Design conv, start of the top module:
module conv(
           input Aclk,
           input rst,
           input [7:0] Xin,
           input [7:0] Kin,
           output reg [7:0] Rout,
           output reg result_done
       );
For scale: about 2,300 cells after synthesis, ~27 I/O pins, about 0.021 mm^2 of cells after synthesis.
clock: 10.0 ns
lec_check: 0
cap_margin: 20
core_margin: 2
core_utilization: 69
cts_cluster_diameter: 230
cts_cluster_size: 100
hold_slack_margin: 0.27
slew_margin: 20
tns_end_percent: 5
run.sh (not shown) runs the stock make flow with config.mk's settings and CLKGATE_MAP_FILE=.
The first run produced a clean layout.
Then changed:
--- a/flow/config.mk
+++ b/flow/config.mk
@@ -8,0 +9 @@
+export CORE_ASPECT_RATIO = 1.37
@@ -11 +12 @@
-export CTS_CLUSTER_DIAMETER = 230
+export CTS_CLUSTER_DIAMETER = 252
@@ -13 +14 @@
-export HOLD_SLACK_MARGIN = 0.27
+export SETUP_SLACK_MARGIN = -0.96
@@ -15 +16 @@
-export TNS_END_PERCENT = 5
+export TNS_END_PERCENT = 25
=> The new run finished clean; synthesized cell count stays the same; area after synthesis is unchanged; clock skew stays flat; count of clock-buffer cells in the layout is lower by 2; non-clock buffer count falls by 1; sequential cell count is unchanged; maximum frequency hardly moves; wire length is higher by 1.1%.
Then changed:
==> flow/config.mk (replaced) <==
export PLATFORM = sky130hd
export DESIGN_NAME = conv
export DESIGN_NICKNAME = conv
export VERILOG_FILES = /design/flow/design.v
export SDC_FILE = /design/flow/constraint.sdc
export NUM_CORES = 4
export LEC_CHECK = 0
export ABC_AREA = 0
export CAP_MARGIN = 25
export CORE_ASPECT_RATIO = 1.35
export CORE_MARGIN = 2
export CORE_UTILIZATION = 51
export GPL_ROUTABILITY_DRIVEN = 1
export MIN_ROUTING_LAYER = met2
export SLEW_MARGIN = 20
Sequential share of layout area shrinks by 0.18 points.
Design area grows by 1.2%.
Flip-flop count is unchanged.
Cell count grows by 6.2%.
Global-route usage grows by 8.2 points.
Worst hold slack degrades by 0.0053 ns.
Routed wire length grows by 11%.
Clock-buffer cell count does not change.
Then changed:
==> flow/config.mk (replaced) <==
export PLATFORM = sky130hd
export DESIGN_NAME = conv
export DESIGN_NICKNAME = conv
export VERILOG_FILES = /design/flow/design.v
export SDC_FILE = /design/flow/constraint.sdc
export NUM_CORES = 4
export LEC_CHECK = 0
export CAP_MARGIN = 20
export CORE_MARGIN = 2
export CORE_UTILIZATION = 69
export CTS_CLUSTER_DIAMETER = 252
export CTS_CLUSTER_SIZE = 100
export SETUP_SLACK_MARGIN = 1.87
export SLEW_MARGIN = 20
export TNS_END_PERCENT = 10
After rerunning: Routed wire length falls by 11%; sequential share of layout area hardly moves; final area falls by 0.56%; clock-buffer cell count rises by 2; area after synthesis does not change; maximum frequency rises by 5.0%; via count falls by 25%.
Then changed:
==> flow/config.mk (replaced) <==
export PLATFORM = sky130hd
export DESIGN_NAME = conv
export DESIGN_NICKNAME = conv
export VERILOG_FILES = /design/flow/design.v
export SDC_FILE = /design/flow/constraint.sdc
export NUM_CORES = 4
export LEC_CHECK = 0
export CAP_MARGIN = 25
export CORE_MARGIN = 10
export CORE_UTILIZATION = 40
export MAX_ROUTING_LAYER = met4
export SLEW_MARGIN = 20
Effect: Worst setup slack gets worse by 0.29 ns; design area came out higher by 1.6%; sequential share of layout area came out lower by 0.25 points; routed wire length came out higher by about 8%; synthesized cell count is unchanged; hold slack gets better by 0.0046 ns.
Then changed:
--- a/flow/config.mk
+++ b/flow/config.mk
@@ -8,4 +8,8 @@
-export CAP_MARGIN = 25
-export CORE_MARGIN = 10
-export CORE_UTILIZATION = 40
-export MAX_ROUTING_LAYER = met4
+export CAP_MARGIN = 20
+export CORE_ASPECT_RATIO = 0.5
+export CORE_MARGIN = 2
+export CORE_UTILIZATION = 46
+export CTS_CLUSTER_DIAMETER = 230
+export CTS_CLUSTER_SIZE = 100
+export HOLD_SLACK_MARGIN = 0.15
+export PLACE_DENSITY_LB_ADDON = 0.3
@@ -12,0 +17 @@
+export TNS_END_PERCENT = 10
What happened: Worst hold slack is better by 0.014 ns; clock-buffer cell count came out higher by 1; fmax grows by about 1.6%.
